==> v3: inputs <==
==> flow/design.v <==
module RSA_IP #(parameter WIDTH = 3) (
    IN_P, IN_Q, IN_E,
    OUT_N, OUT_D 
);
input  [WIDTH-1:0]   IN_P, IN_Q;
input  [WIDTH*2-1:0] IN_E;
output [WIDTH*2-1:0] OUT_N, OUT_D;
genvar k ; 
assign OUT_N = IN_P * IN_Q ;
wire [WIDTH*2-2:0] phi_N ;
assign phi_N = (IN_P - 1) * (IN_Q - 1) ;
wire        [WIDTH*2-2:0] r        [0:2*WIDTH-1] ;
wire signed [WIDTH*2-1:0] t        [0:2*WIDTH-1] ;
wire        [4:0]         quotient [0:2*WIDTH-1] ;
assign r[0] = phi_N ;
assign t[0] = 0 ;
assign quotient[0] = 0 ;
assign r[1] = IN_E ;
assign t[1] = 1 ;
assign quotient[1] = 0 ;
generate
	for (k=2 ; k< (2*WIDTH) ; k=k+1) begin : gen_d_level
		assign quotient[k] = r[k-2]  /  r[k-1] ; 
		assign t[k] = (r[k-1] ==1)? t[k-1]         : t[k-2]  - quotient[k] * t[k-1] ;
		assign r[k] = (r[k-1] ==1)? 1 				: r[k-2]  - quotient[k] * r[k-1] ;
	end
endgenerate
assign OUT_D =(t[(2*WIDTH)-1] > 0 ) ? t[(2*WIDTH)-1] : t[(2*WIDTH)-1] + phi_N; 
endmodule
module RSA_TOP (
    clk, rst_n, in_valid,
    in_p, in_q, in_e, in_c,
    out_valid, out_m
);
input clk, rst_n, in_valid;
input [3:0] in_p, in_q;
input [7:0] in_e, in_c;
output reg out_valid;
output reg [7:0] out_m;
parameter WIDTH = 4 ;
parameter ST_IN = 0 ;
parameter ST_OUT = 1 ;  
reg current_state  ;
reg next_state  ;
reg  [WIDTH*2-1:0] c_text , c_wait_1 ;
reg  [WIDTH-1  :0] get_p, get_q ;
reg  [WIDTH*2-1:0] get_e ;
reg  [WIDTH*2-1:0] decrypted_text  ;
reg  [WIDTH*2-1:0] decrypted_text_wait_1  ;
wire [WIDTH*2-1:0] OUT_D, OUT_N ;
reg  [WIDTH*2-1:0] private_D , private_N ;
reg  [2:0] count_number ;
reg  [2:0] count_out ; 
integer i  ;
reg count_1 ;
always@(posedge clk, negedge rst_n)
begin
	if(!rst_n)
		begin
			count_1 <= 'd0 ;
		end
	else if (current_state == ST_IN)
		begin
			if (in_valid) begin
				if(count_1 !=1) 
					count_1 <= count_1 + 'd1 ;
			end
		end
	else
		count_1 <= 'd0 ;
end	
reg [2:0] count_8 ;
always@(posedge clk, negedge rst_n)
begin
	if(!rst_n)
		begin
			count_8 <= 'd0 ;
		end
	else if (current_state == ST_IN)
		begin
			if (in_valid) begin
				count_8 <= count_8 + 'd1 ;
			end
		end
	else if (current_state == ST_OUT)
		begin
			count_8 <= count_8 + 'd1 ;
		end
	else
		count_8 <= 'd0 ;
end
always@(posedge clk, negedge rst_n)
begin
	if(!rst_n)
		begin
			get_e <='d0;
			get_p <='d0;
			get_q <='d0;
		end
	else 
		begin
			if (count_1 == 0)
				begin
					get_e <= in_e ;
					get_p <= in_p ;
					get_q <= in_q ;
				end
		end	
end
always@(posedge clk, negedge rst_n)
begin
	if(!rst_n)
		begin
				c_text <= 'd0;
		end
	else if (current_state == ST_IN)
		begin
			if(in_valid ) 
				c_text <= in_c;
		end
end
always@ (posedge clk , negedge rst_n )begin
	if (!rst_n )begin
		c_wait_1 <= 'd0 ;
	end else begin
		c_wait_1 <= c_text ;
	end
end
always@(posedge clk, negedge rst_n)
begin
	if(!rst_n)begin
			private_D <= 'd0;
			private_N <= 'd0;
	end
	else if (current_state == ST_IN)begin
			if (count_1 == 1)begin
				private_D <= OUT_D;
				private_N <= OUT_N;
			end
	end
end
RSA_IP #(.WIDTH(WIDTH)) U0 ( .IN_P(get_p) , .IN_Q(get_q) , .IN_E(get_e) , .OUT_N (OUT_N) , .OUT_D (OUT_D) )  ; 
wire [WIDTH*2-1:0] a0 , a1  ;
wire [WIDTH*4-1:0] a0_square ;
assign a0 = c_wait_1 % private_N ;	 
assign a0_square = a0*a0 ;  
assign a1 = (a0_square)  % private_N ;	 
reg [WIDTH*2-1:0] pipe_a0 , pipe_a1 ;
always@(posedge clk , negedge rst_n)begin
	if (!rst_n)begin
		pipe_a0    <= 'd0 ;
		pipe_a1    <= 'd0 ;
	end else begin
		pipe_a0 <= a0 ;
		pipe_a1 <= a1 ;
	end
end
wire [WIDTH*2-1:0] a0_a1_value ; 
reg [WIDTH*2-1:0] tmp_1_to_2 ;
wire [WIDTH*2-1:0] a2, a3 ;
wire [WIDTH*4-1:0] pipe_a1_square  ;
wire [WIDTH*4-1:0] a2_square   ;
wire [WIDTH*4-1:0] pipe_a0_mult_a1 ;
assign pipe_a1_square  = (pipe_a1 * pipe_a1) ;
assign pipe_a0_mult_a1 = (pipe_a0 * pipe_a1) ; 
assign a2_square   = (a2      * a2 ) ; 
assign a0_a1_value = (pipe_a0_mult_a1  ) % private_N ; 
assign a2          = (pipe_a1_square   ) % private_N ;
assign a3      = (a2_square    ) % private_N ; 
always@(*)begin
	if (private_D[0] == 1  && private_D[1] == 1)begin
		tmp_1_to_2 = a0_a1_value ;
	end else if (private_D[0] == 1  && private_D[1] == 0)begin
		tmp_1_to_2 = pipe_a0 ;
	end else if (private_D[0] == 0  && private_D[1] == 1)begin
		tmp_1_to_2 = pipe_a1 ;
	end else begin   
		tmp_1_to_2 = 0 ;
	end
end
reg [WIDTH*2-1:0] pipe_a3 , pipe_tmp1 , pipe_a2;
always@(posedge clk , negedge rst_n)begin
	if (!rst_n)begin
		pipe_a3    <= 'd0 ;
		pipe_tmp1  <= 'd0 ;
		pipe_a2    <= 'd0 ;
	end else begin
		pipe_tmp1  <= tmp_1_to_2 ;
		pipe_a3    <= a3 ;
		pipe_a2    <= a2 ; 
	end
end
reg [WIDTH*2-1:0] tmp_2_to_3 ;
wire [WIDTH*2-1:0] a4, a5 ;
wire [WIDTH*4-1:0] pipe_a3_square  ;
wire [WIDTH*4-1:0] tmp_a4_square   ;
assign pipe_a3_square  = (pipe_a3 * pipe_a3 ) ;
assign tmp_a4_square   = (a4  * a4  ) ;
assign a4 = (pipe_a3_square )%private_N ; 
assign a5 = (tmp_a4_square  )%private_N ;
wire [WIDTH*4-1:0] pipe_a2_a3 ;
assign pipe_a2_a3 = pipe_a2 * pipe_a3 ; 
wire [WIDTH*2-1:0] a2_a3_value ;
assign a2_a3_value = pipe_a2_a3% private_N ; 
always@(*)begin
	if (private_D[2] == 1  && private_D[3] == 1)begin
		tmp_2_to_3 = a2_a3_value ;
	end else if (private_D[2] == 1  && private_D[3] == 0)begin
		tmp_2_to_3 = pipe_a2 ;
	end else if (private_D[2] == 0  && private_D[3] == 1)begin
		tmp_2_to_3 = pipe_a3 ;
	end else begin   
		tmp_2_to_3 = 0 ;
	end
end
reg [WIDTH*2-1:0] pipe_a5 , pipe_tmp2_0 , pipe_a4 , pipe_tmp2_1 ;
reg in_valid_3 ; 
always@(posedge clk , negedge rst_n)begin
	if (!rst_n)begin
		pipe_a5        <= 'd0 ;
		pipe_a4        <= 'd0 ;
		pipe_tmp2_0    <= 'd0 ;
		pipe_tmp2_1    <= 'd0 ;
	end else begin
		pipe_a5      <= a5 ;
		pipe_a4      <= a4 ;
		pipe_tmp2_0  <= pipe_tmp1 ; 
		pipe_tmp2_1  <= tmp_2_to_3 ; 
	end
end
reg [WIDTH*2-1:0] tmp_3_to_4_0 , tmp_3_to_4_1 ;
wire [WIDTH*2-1:0] a6 ;
wire [WIDTH*4-1:0] pipe_a5_square ;
assign pipe_a5_square = (pipe_a5 * pipe_a5 ) ;
assign a6     = (pipe_a5_square)%private_N ; 
wire [WIDTH*4-1:0] pipe_a4_a5 ;
assign pipe_a4_a5  = pipe_a4 * pipe_a5 ; 
wire [WIDTH*2-1:0] a4_a5_value ;
assign a4_a5_value = pipe_a4_a5 % private_N ; 
wire [WIDTH*4-1:0] pipe_tmp0_tmp1 ;
assign pipe_tmp0_tmp1 = pipe_tmp2_0 * pipe_tmp2_1 ; 
wire [WIDTH*2-1:0] tmp0_tmp1_value ;
assign tmp0_tmp1_value = pipe_tmp0_tmp1 % private_N ; 
always@(*)begin    
	if (private_D[4] == 1  && private_D[5] == 1)begin
		tmp_3_to_4_0 = a4_a5_value ;
	end else if (private_D[4] == 1  && private_D[5] == 0)begin
		tmp_3_to_4_0 = pipe_a4 ;
	end else if (private_D[4] == 0  && private_D[5] == 1)begin
		tmp_3_to_4_0 = pipe_a5 ;
	end else begin   
		tmp_3_to_4_0 = 0 ;
	end
end
always@(*)begin
	if (pipe_tmp2_0 == 0  && pipe_tmp2_1 == 0)begin
		tmp_3_to_4_1 = 0 ;
	end else if (pipe_tmp2_0 == 0 ) begin
		tmp_3_to_4_1 = pipe_tmp2_1 ;
	end else if (pipe_tmp2_1 == 0)begin
		tmp_3_to_4_1 = pipe_tmp2_0 ;
	end else begin  
		tmp_3_to_4_1 = tmp0_tmp1_value ;
	end
end
reg [WIDTH*2-1:0] pipe_a6 , pipe_tmp3_0 , pipe_tmp3_1 ;
always@(posedge clk , negedge rst_n)begin
	if (!rst_n)begin
		pipe_a6	     <= 'd0 ;
		pipe_tmp3_0  <= 'd0 ;
	 	pipe_tmp3_1  <= 'd0 ; 
	end else begin
		pipe_a6	      <= a6 ;
		pipe_tmp3_0   <= tmp_3_to_4_0 ; 
		pipe_tmp3_1   <= tmp_3_to_4_1 ; 
	end
end
reg [WIDTH*2-1:0] tmp_4_to_5 ; 
wire [WIDTH*4-1:0] pipe_tmp3_0_tmp3_1 ;
assign pipe_tmp3_0_tmp3_1 = pipe_tmp3_0 * pipe_tmp3_1 ;
wire [WIDTH*2-1:0] tmp3_0_tmp3_1_value ;
assign  tmp3_0_tmp3_1_value = pipe_tmp3_0_tmp3_1 % private_N ; 
always@(*)begin
	if (pipe_tmp3_0 == 0  && pipe_tmp3_1 == 0)begin
		tmp_4_to_5 = 0 ;
	end else if (pipe_tmp3_0 == 0 ) begin
		tmp_4_to_5 = pipe_tmp3_1 ;
	end else if (pipe_tmp3_1 == 0)begin
		tmp_4_to_5 = pipe_tmp3_0 ;
	end else begin  
		tmp_4_to_5 = tmp3_0_tmp3_1_value ;
	end
end
reg [WIDTH*2-1:0] pipe_tmp5_0, pipe_tmp5_1 ;
always@(posedge clk , negedge rst_n)begin
	if (!rst_n)begin
		pipe_tmp5_0 <= 'd0 ;
		pipe_tmp5_1 <= 'd0 ;
	end else begin
		pipe_tmp5_0 <= pipe_a6 ;
		pipe_tmp5_1 <= tmp_4_to_5 ; 
	end
end
reg [WIDTH*2-1:0] tmp_5_to_6 ; 
wire [WIDTH*4-1:0] pipe_tmp5_0_tmp5_1 ;
assign pipe_tmp5_0_tmp5_1 = pipe_tmp5_0 * pipe_tmp5_1 ;
wire [WIDTH*2-1:0] tmp5_0_tmp5_1_value ;
assign tmp5_0_tmp5_1_value = pipe_tmp5_0_tmp5_1 % private_N ; 
always@(*)begin
	if (private_D[6] == 0  && pipe_tmp5_1 == 0)begin
		tmp_5_to_6 = 0 ;
	end else if (private_D[6] == 0 ) begin
		tmp_5_to_6 = pipe_tmp5_1 ;
	end else if (pipe_tmp5_1 == 0)begin
		tmp_5_to_6 = pipe_tmp5_0 ;
	end else begin  
		tmp_5_to_6 = tmp5_0_tmp5_1_value ;
	end
end
always@(posedge clk , negedge rst_n)begin
	if (!rst_n)begin
		decrypted_text <= 'd0 ;
	end else begin
		decrypted_text <= tmp_5_to_6 ; 
	end
end
always@(posedge clk , negedge rst_n)
begin
	if(!rst_n)
		begin
			out_valid <= 'd0; 
			out_m     <= 'd0; 
		end
	else if (current_state == ST_OUT)
		begin
			out_valid <= 'd1 ;
			out_m	  <= decrypted_text ;
		end
	else 
		begin
			out_valid <= 'd0 ;
			out_m	  <= 'd0 ;
		end
end
always@ (posedge clk , negedge rst_n)
begin
	if (!rst_n ) begin
		current_state <= ST_IN ;
	end else begin
		current_state <= next_state ;
	end
end
always@(*)begin
	case(current_state)
		ST_IN : begin
				if (count_8 == 7 )
					next_state = ST_OUT ; 
				else 
					next_state = ST_IN ; 
		end
		ST_OUT : begin
				if (count_8 == 7)
					next_state = ST_IN ;
				else 
					next_state = ST_OUT ; 
		end
		default : next_state = ST_IN ; 
	endcase
end
endmodule
==> flow/run.sh <==
#!/bin/bash
# the make line also repeats each setting of config.mk as NAME=value (left out here)
make -C /OpenROAD-flow-scripts/flow DESIGN_CONFIG=/design/flow/config.mk WORK_HOME=/design/flow/orfs CLKGATE_MAP_FILE= finish
==> flow/config.mk <==
export PLATFORM = sky130hd
export DESIGN_NAME = RSA_TOP
export DESIGN_NICKNAME = RSA_TOP
export VERILOG_FILES = /design/flow/design.v
export SDC_FILE = /design/flow/constraint.sdc
export NUM_CORES = 4
export LEC_CHECK = 0
export ABC_AREA = 1
export CAP_MARGIN = 20
export CORE_MARGIN = 4
export CORE_UTILIZATION = 40
export GPL_TIMING_DRIVEN = 1
export HOLD_SLACK_MARGIN = 0.23
export MAX_ROUTING_LAYER = met5
export PLACE_DENSITY = 0.66
export SETUP_SLACK_MARGIN = 5.0
export SLEW_MARGIN = 20
export TNS_END_PERCENT = 65
==> flow/constraint.sdc <==
create_clock -name core_clock -period 54.8 [get_ports {clk}]
set_input_delay 10.9600 -clock core_clock [delete_from_list [all_inputs] [get_ports {clk}]]
set_output_delay 10.9600 -clock core_clock [all_outputs]
set_load 0.01 [all_outputs]
==> v28: changes against v3 <==
==> flow/config.mk (replaced) <==
export PLATFORM = sky130hd
export DESIGN_NAME = RSA_TOP
export DESIGN_NICKNAME = RSA_TOP
export VERILOG_FILES = /design/flow/design.v
export SDC_FILE = /design/flow/constraint.sdc
export NUM_CORES = 4
export LEC_CHECK = 0
export ABC_AREA = 1
export CAP_MARGIN = 20
export CORE_MARGIN = 2
export CORE_UTILIZATION = 72
export CTS_CLUSTER_DIAMETER = 208
export CTS_CLUSTER_SIZE = 98
export SETUP_SLACK_MARGIN = 5.0
export SLEW_MARGIN = 20
export TNS_END_PERCENT = 10
==> flow/constraint.sdc (replaced) <==
create_clock -name core_clock -period 48.1 [get_ports {clk}]
set_input_delay 9.6200 -clock core_clock [delete_from_list [all_inputs] [get_ports {clk}]]
set_output_delay 9.6200 -clock core_clock [all_outputs]
set_load 0.01 [all_outputs]
==> v9: changes against v3 <==
==> flow/config.mk (replaced) <==
export PLATFORM = sky130hd
export DESIGN_NAME = RSA_TOP
export DESIGN_NICKNAME = RSA_TOP
export VERILOG_FILES = /design/flow/design.v
export SDC_FILE = /design/flow/constraint.sdc
export NUM_CORES = 4
export LEC_CHECK = 0
export CAP_MARGIN = 20
export CORE_MARGIN = 2
export CORE_UTILIZATION = 72
export CTS_CLUSTER_DIAMETER = 27
export CTS_CLUSTER_SIZE = 21
export PLACE_DENSITY = 0.38
export SETUP_SLACK_MARGIN = 2.16
export SLEW_MARGIN = 20
==> flow/constraint.sdc (replaced) <==
create_clock -name core_clock -period 14.4 [get_ports {clk}]
set_input_delay 2.8800 -clock core_clock [delete_from_list [all_inputs] [get_ports {clk}]]
set_output_delay 2.8800 -clock core_clock [all_outputs]
set_load 0.01 [all_outputs]
==> comparison table <==
metric                                                                                     v3                         v9                         v28
Run status                                                         complete, but fails checks  aborted with a tool error  complete, but fails checks
Stage where the flow stopped                                                                -               3_5_place_dp                           -
Violated checks                                                                  setup timing                          -                setup timing
Setup slack at placement                                                             -7.92 ns                          -                   -15.08 ns
Detailed Routing Iterations Pass 1                                                          6                          -                          17
Max H-tree Level                                                                            4                          -                           4
# clk buffers                                                                              17                          -                          18
Final count of hold timing violations                                                       0                          -                           0
Max Used Layer                                                                           met5                          -                        met5
Residual overflow from global routing                                                       0                          -                           0
Sequential cell area                                                                4520 um^2                          -                   4520 um^2
Layout-stage area growth over the synthesis result                                      31.8%                          -                       23.1%
Capture point of the critical path                                   private_D[3]$_DFFE_PN0P_                          -    private_D[5]$_DFFE_PN0P_
CORE AREA                                                                         262000 um^2                147000 um^2                 145000 um^2
Cell count listed in synth_stat.txt                                                     15800                      13900                       15800
Non-clock buffer share                                                                  16.8%                          -                       14.8%
Worst Hold Path EP                                                   pipe_tmp5_0[0]$_DFF_PN0_                          -    pipe_tmp2_0[4]$_DFF_PN0_
Number of antenna violations at the first check in global routing                          12                          -                          24
Met1 usage in global routing                                                            26.8%                          -                       47.9%
Setup violation total in the final timing report                                           23                          -                          31
Post-Synthesis Cells                                                                    15800                      13900                       15800
Instance count after placement with tap cells included                                  21200                          -                       19600
